Design ALU, start of the top module:
module ALU #(
    parameter DATA_W = 32
)
(
    input                       i_clk,    
    input                       i_rst_n,  
    input                       i_valid,  
    input [DATA_W - 1 : 0]      i_A,      
    input [DATA_W - 1 : 0]      i_B,      
    input [         2 : 0]      i_inst,   
    output [2*DATA_W - 1 : 0]   o_data,   
    output                      o_done    
);
Size in the first run: roughly 3,200 cells after synthesis, roughly 140 flip-flops, roughly 140 I/O pins.
Settings: LEC_CHECK=0, ABC_AREA=1, CAP_MARGIN=20, CELL_PAD_IN_SITES_DETAIL_PLACEMENT=2, CELL_PAD_IN_SITES_GLOBAL_PLACEMENT=2, CORE_MARGIN=2, CORE_UTILIZATION=37, CTS_CLUSTER_DIAMETER=107, CTS_CLUSTER_SIZE=12, GPL_TIMING_DRIVEN=0, MAX_ROUTING_LAYER=met5, SLEW_MARGIN=15, TNS_END_PERCENT=60; clock period 5.54 ns.
run.sh (not shown) runs the stock make flow with config.mk's settings and CLKGATE_MAP_FILE=.
The starting point produced a clean layout.
Change:
==> flow/config.mk (replaced) <==
export PLATFORM = sky130hd
export DESIGN_NAME = ALU
export DESIGN_NICKNAME = ALU
export VERILOG_FILES = /design/flow/design.v
export SDC_FILE = /design/flow/constraint.sdc
export NUM_CORES = 4
export LEC_CHECK = 0
export CAP_MARGIN = 20
export CORE_MARGIN = 2
export CORE_UTILIZATION = 40
export SLEW_MARGIN = 20
==> flow/constraint.sdc (replaced) <==
create_clock -name core_clock -period 5.15 [get_ports {i_clk}]
set_input_delay 1.0300 -clock core_clock [delete_from_list [all_inputs] [get_ports {i_clk}]]
set_output_delay 1.0300 -clock core_clock [all_outputs]
set_load 0.01 [all_outputs]
- routed wire length decreases by about 40%
- power drops by 7.8%
- synthesized cell count falls by about 23%
- fmax rises by 22%
- non-clock buffer count goes down by 126
- core utilization climbs by 2.9 points
Change:
--- a/flow/config.mk
+++ b/flow/config.mk
@@ -9,3 +9,7 @@
 export CORE_MARGIN = 2
-export CORE_UTILIZATION = 40
+export CORE_UTILIZATION = 51
+export CTS_CLUSTER_DIAMETER = 107
+export CTS_CLUSTER_SIZE = 76
+export GPL_TIMING_DRIVEN = 0
+export MAX_ROUTING_LAYER = met4
 export SLEW_MARGIN = 20
==> flow/constraint.sdc (replaced) <==
create_clock -name core_clock -period 3.37 [get_ports {i_clk}]
set_input_delay 0.6740 -clock core_clock [delete_from_list [all_inputs] [get_ports {i_clk}]]
set_output_delay 0.6740 -clock core_clock [all_outputs]
set_load 0.01 [all_outputs]
=> Now the flow finished but failed the layout checks on setup timing. Cell area climbs by about 24%. Core utilization climbs by 26 points. Power is higher by 88%. Die size came out lower by 21%. Wire length went up by 23%. Worst setup slack got worse by 1.1 ns. Cell count is higher by 6.7%. Flip-flop count does not change. Sequential power is higher by about 56%. Hold slack loses 0.36 ns. Synthesized cell count stays the same.
Change:
--- a/flow/config.mk
+++ b/flow/config.mk
@@ -9,7 +9,3 @@
 export CORE_MARGIN = 2
-export CORE_UTILIZATION = 51
-export CTS_CLUSTER_DIAMETER = 107
-export CTS_CLUSTER_SIZE = 76
-export GPL_TIMING_DRIVEN = 0
-export MAX_ROUTING_LAYER = met4
+export CORE_UTILIZATION = 40
 export SLEW_MARGIN = 20
==> flow/constraint.sdc (replaced) <==
create_clock -name core_clock -period 7.0 [get_ports {i_clk}]
set_input_delay 1.4000 -clock core_clock [delete_from_list [all_inputs] [get_ports {i_clk}]]
set_output_delay 1.4000 -clock core_clock [all_outputs]
set_load 0.01 [all_outputs]
The new run went through all stages and came out clean.
Final area fell by 20%.
Wire length fell by 20%.
Setup slack gets better by 2.3 ns.

---

== build 56 ==
Starting RTL as in the previous note.
clock: 3.59 ns
lec_check: 0
cap_margin: 20
core_margin: 2
core_utilization: 71
cts_cluster_diameter: 79
cts_cluster_size: 40
place_density_lb_addon: 0.28
setup_slack_margin: 0.49
slew_margin: 20
tns_end_percent: 65
5_1_grt: build 56 exited with error
Setup changes, build 56 to build 92
# build 56
export LEC_CHECK = 0
export CAP_MARGIN = 20
export CORE_MARGIN = 2
export CORE_UTILIZATION = 71
export CTS_CLUSTER_DIAMETER = 79
export CTS_CLUSTER_SIZE = 40
export PLACE_DENSITY_LB_ADDON = 0.28
export SETUP_SLACK_MARGIN = 0.49
export SLEW_MARGIN = 20
export TNS_END_PERCENT = 65
create_clock -name core_clock -period 3.59 [get_ports {i_clk}]
# build 92
export LEC_CHECK = 0
export CAP_MARGIN = 20
export CORE_MARGIN = 2
export CORE_UTILIZATION = 19
export SLEW_MARGIN = 20
create_clock -name core_clock -period 5.15 [get_ports {i_clk}]
Results
- Build 92 did not stop at any stage, and its layout met the timing, DRC and antenna checks.
- When the final numbers for build 92 and build 56 were put side by side, the die size turned out to be smaller in build 56.
- Per the comparison of build 92 with build 56, clock buffer count from CTS about even; post-placement cell area climbed 1.1%; pre-placement core utilization lost 54 points; estimated wirelength of the detail-placed design +13,000 microns.
- There was hardly any difference in register area share after synthesis between build 92 and build 56.
- Floorplan die height for build 92: 150 microns up relative to build 56
- In the tables for build 92 and build 56, number of buffers inserted by post-CTS setup repair reads lower with build 92.
- Per the comparison of build 92 with build 56, count of hold buffers inserted by post-cts repair has remained practically unchanged; area of the core has increased.
- Re average size of a mapped cell: no difference whatsoever between build 56 and build 92.
Input-level comparison between build 25 and build 92:
# build 92
export LEC_CHECK = 0
export CAP_MARGIN = 20
export CORE_MARGIN = 2
export CORE_UTILIZATION = 19
export SLEW_MARGIN = 20
create_clock -name core_clock -period 5.15 [get_ports {i_clk}]
# build 25
export LEC_CHECK = 0
export CAP_MARGIN = 20
export CORE_MARGIN = 2
export CORE_UTILIZATION = 68
export CTS_CLUSTER_DIAMETER = 29
export CTS_CLUSTER_SIZE = 37
export SLEW_MARGIN = 20
create_clock -name core_clock -period 3.49 [get_ports {i_clk}]
==> comparison <==
- From the logs: build 25 reached the end of the flow and failed the layout checks with negative setup slack.
- Combinational group share of total power (build 25 over build 92): increase, 3.6 points
- Run comparison: build 25 launching element of the worst setup path operand_b[16]$_DFFE_PN0P_; build 92 launching element of the worst setup path operand_b[5]$_DFFE_PN0P_
- Diff build 25..build 92 | residual overflow from global routing | unchanged
- Summary — number of cells on the critical path, build 25 relative to build 92: lower, by 2.
- Compared with build 92, in build 25 filler cell count -9,021, switching share of power -2.8 points, logic gate fraction of the total cell area +0.22 points.
- Looking at worst-path cell with the longest stage delay, the a221oi_1 result is from build 25; the dfrtp_1 one comes from build 92.
Edits applied to the flow inputs when going from build 25 to build 66:
# build 25
export LEC_CHECK = 0
export CAP_MARGIN = 20
export CORE_MARGIN = 2
export CORE_UTILIZATION = 68
export CTS_CLUSTER_DIAMETER = 29
export CTS_CLUSTER_SIZE = 37
export SLEW_MARGIN = 20
create_clock -name core_clock -period 3.49 [get_ports {i_clk}]
# build 66
export LEC_CHECK = 0
export CAP_MARGIN = 20
export CORE_MARGIN = 2
export CORE_UTILIZATION = 72
export SETUP_SLACK_MARGIN = 1.05
export SLEW_MARGIN = 20
export TNS_END_PERCENT = 5
create_clock -name core_clock -period 3.64 [get_ports {i_clk}]
==> results <==
Build 66 terminated abnormally: 5_1_grt reported GRT-0232. Build 25 -> build 66: synthesized chip area reported by yosys delta 0, exact match. ~same sum of net half-perimeters after detailed placement in build 25 and build 66. Build 66 -> build 25: post-synthesis area per instance delta 0, exact match. As far as clock sink count goes, build 25 and build 66 are indistinguishable; the numbers are identical. In terms of adder and majority cell fraction of the synthesized area, build 66 and build 25 differ only marginally. | final weighted congestion in routability-driven placement | build 66 vs build 25 | about 2.4% lower |. [compare] base=build 25 new=build 66: number of H-tree levels saw little to no change, number of resized instances in the post-cts repair step climbed 181. Per the comparison of build 66 with build 25, pre-CTS worst setup slack -38 ps, full die area now smaller.
Relative to build 66, the following input files were edited for build 95:
# build 66
export LEC_CHECK = 0
export CAP_MARGIN = 20
export CORE_MARGIN = 2
export CORE_UTILIZATION = 72
export SETUP_SLACK_MARGIN = 1.05
export SLEW_MARGIN = 20
export TNS_END_PERCENT = 5
create_clock -name core_clock -period 3.64 [get_ports {i_clk}]
# build 95
export LEC_CHECK = 0
export CAP_MARGIN = 20
export CORE_MARGIN = 2
export CORE_UTILIZATION = 70
export CTS_CLUSTER_DIAMETER = 79
export CTS_CLUSTER_SIZE = 40
export SLEW_MARGIN = 20
export TNS_END_PERCENT = 65
create_clock -name core_clock -period 3.59 [get_ports {i_clk}]
Findings:
Build 66 failed in 5_1_grt with GRT-0232.
Finished, but not clean: build 95, with negative setup slack.
Delta (build 95 minus build 66): last weighted congestion value of the routability-driven placer shows an increase of 0.027; post-place instance area increased about 0.8%; number of buffers created by CTS has remained practically unchanged; buffer levels on the longest clock path saw little to no change.
The post-detailed-placement half-perimeter wirelength number comes out higher for build 66 vs build 95.
In build 95, die size is higher than in build 66.
| worst slack at placement | lower: build 95 |
Going from build 66 to build 95, post-placement cell count higher; chip width higher; core utilization before placement lower; synthesized flop and latch total roughly the same.
Power is estimated from default activity; no workload was simulated.
